## FM_demodulator
module FM_demodulator
          (
           clk,
           reset,
           clk_enable,
           inp_I,
           inp_Q,
           out_fm
          );
  input   clk;
  input   reset;
  input   clk_enable;
  input   signed [38:0] inp_I;   
  input   signed [38:0] inp_Q;   
  output  [12:0] out_fm;   
  wire enb;
  reg signed [38:0] Delay1_out1;   
  reg signed [38:0] Delay2_out1;   
  reg signed [38:0] Delay4_out1;   
  wire signed [31:0] Sum4_sub_cast;   
  wire signed [31:0] Sum4_sub_cast_1;   
  wire signed [31:0] Sum4_sub_temp;   
  wire signed [29:0] Sum4_out1;   
  wire signed [68:0] Product_mul_temp;   
  wire signed [32:0] Product_out1;   
  reg signed [38:0] Delay3_out1;   
  wire signed [30:0] Sum3_sub_cast;   
  wire signed [30:0] Sum3_sub_cast_1;   
  wire signed [30:0] Sum3_sub_temp;   
  wire signed [28:0] Sum3_out1;   
  wire signed [67:0] Product2_mul_temp;   
  wire signed [32:0] Product2_out1;   
  wire signed [31:0] Sum5_sub_cast;   
  wire signed [31:0] Sum5_sub_cast_1;   
  wire signed [31:0] Sum5_sub_temp;   
  wire [12:0] OUTPUT_rsvd;   
  reg [12:0] OUTPUT_rsvdreg;
  assign enb = clk_enable;
  always @(posedge clk or posedge reset)
    begin : Delay1_process
      if (reset == 1'b1) begin
        Delay1_out1 <= 39'sh0000000000;
      end
  ...
clock: 12.4 ns
lec_check: 0
cap_margin: 20
core_margin: 2
core_utilization: 72
cts_cluster_size: 42
hold_slack_margin: 0.29
place_density_lb_addon: 0.0
setup_slack_margin: -1.14
slew_margin: 20
run.sh (not shown) runs the stock make flow with config.mk's settings and CLKGATE_MAP_FILE=.
The starting point finished but failed the layout checks on negative setup slack.
==> next run, changes <==
--- a/flow/config.mk
+++ b/flow/config.mk
@@ -10,5 +10 @@
-export CORE_UTILIZATION = 72
-export CTS_CLUSTER_SIZE = 42
-export HOLD_SLACK_MARGIN = 0.29
-export PLACE_DENSITY_LB_ADDON = 0.0
-export SETUP_SLACK_MARGIN = -1.14
+export CORE_UTILIZATION = 40
==> flow/constraint.sdc (replaced) <==
create_clock -name core_clock -period 21.1 [get_ports {clk}]
set_input_delay 4.2200 -clock core_clock [delete_from_list [all_inputs] [get_ports {clk}]]
set_output_delay 4.2200 -clock core_clock [all_outputs]
set_load 0.01 [all_outputs]
Outcome:
- The new run ran to the end with no violations
- setup slack gets better by 3600 ps
- sequential share of layout area is higher by 0.31 points
==> next run, changes <==
--- a/flow/config.mk
+++ b/flow/config.mk
@@ -7,0 +8 @@
+export ABC_AREA = 1
@@ -10 +11,3 @@
-export CORE_UTILIZATION = 40
+export CORE_UTILIZATION = 72
+export CTS_CLUSTER_DIAMETER = 301
+export CTS_CLUSTER_SIZE = 99
@@ -11,0 +15 @@
+export TNS_END_PERCENT = 15
==> flow/constraint.sdc (replaced) <==
create_clock -name core_clock -period 16.3 [get_ports {clk}]
set_input_delay 3.2600 -clock core_clock [delete_from_list [all_inputs] [get_ports {clk}]]
set_output_delay 3.2600 -clock core_clock [all_outputs]
set_load 0.01 [all_outputs]
Setup slack loses 610 ps.
Cell area rises slightly.
Wire length rises by a quarter to a third.
Register-to-register slack is worse by 1600 ps.
Worst hold slack degrades by 4.6 ps.
==> next run, changes <==
--- a/flow/config.mk
+++ b/flow/config.mk
@@ -9,0 +10 @@
+export CORE_ASPECT_RATIO = 0.5
@@ -12 +13 @@
-export CTS_CLUSTER_DIAMETER = 301
+export CTS_CLUSTER_DIAMETER = 367
@@ -13,0 +15 @@
+export PLACE_DENSITY = 0.86
@@ -15 +17 @@
-export TNS_END_PERCENT = 15
+export TNS_END_PERCENT = 5
==> flow/constraint.sdc (replaced) <==
create_clock -name core_clock -period 13.4 [get_ports {clk}]
set_input_delay 2.6800 -clock core_clock [delete_from_list [all_inputs] [get_ports {clk}]]
set_output_delay 2.6800 -clock core_clock [all_outputs]
set_load 0.01 [all_outputs]
Effect:
- The new run completed without violations
- die size barely changes
- design area came out higher by about 6%
- routed wire length came out higher by about 0.3%
- sequential share of layout area falls by 0.24 points
- first-iteration DRC count went down by about 11%
- cell count climbs by 4.7%
==> next run, changes <==
==> flow/config.mk (replaced) <==
export PLATFORM = sky130hd
export DESIGN_NAME = FM_demodulator
export DESIGN_NICKNAME = FM_demodulator
export VERILOG_FILES = /design/flow/design.v
export SDC_FILE = /design/flow/constraint.sdc
export NUM_CORES = 4
export LEC_CHECK = 0
export CAP_MARGIN = 20
export CORE_MARGIN = 2
export CORE_UTILIZATION = 40
export SLEW_MARGIN = 20
==> flow/constraint.sdc (replaced) <==
create_clock -name core_clock -period 23.5 [get_ports {clk}]
set_input_delay 4.7000 -clock core_clock [delete_from_list [all_inputs] [get_ports {clk}]]
set_output_delay 4.7000 -clock core_clock [all_outputs]
set_load 0.01 [all_outputs]
The changed run went through all stages and came out clean.
Wire length came out lower by about 17%.
Via count came out lower by 19%.
Synthesized cell count drops by 12%.
Final cell count fell by about 6%.
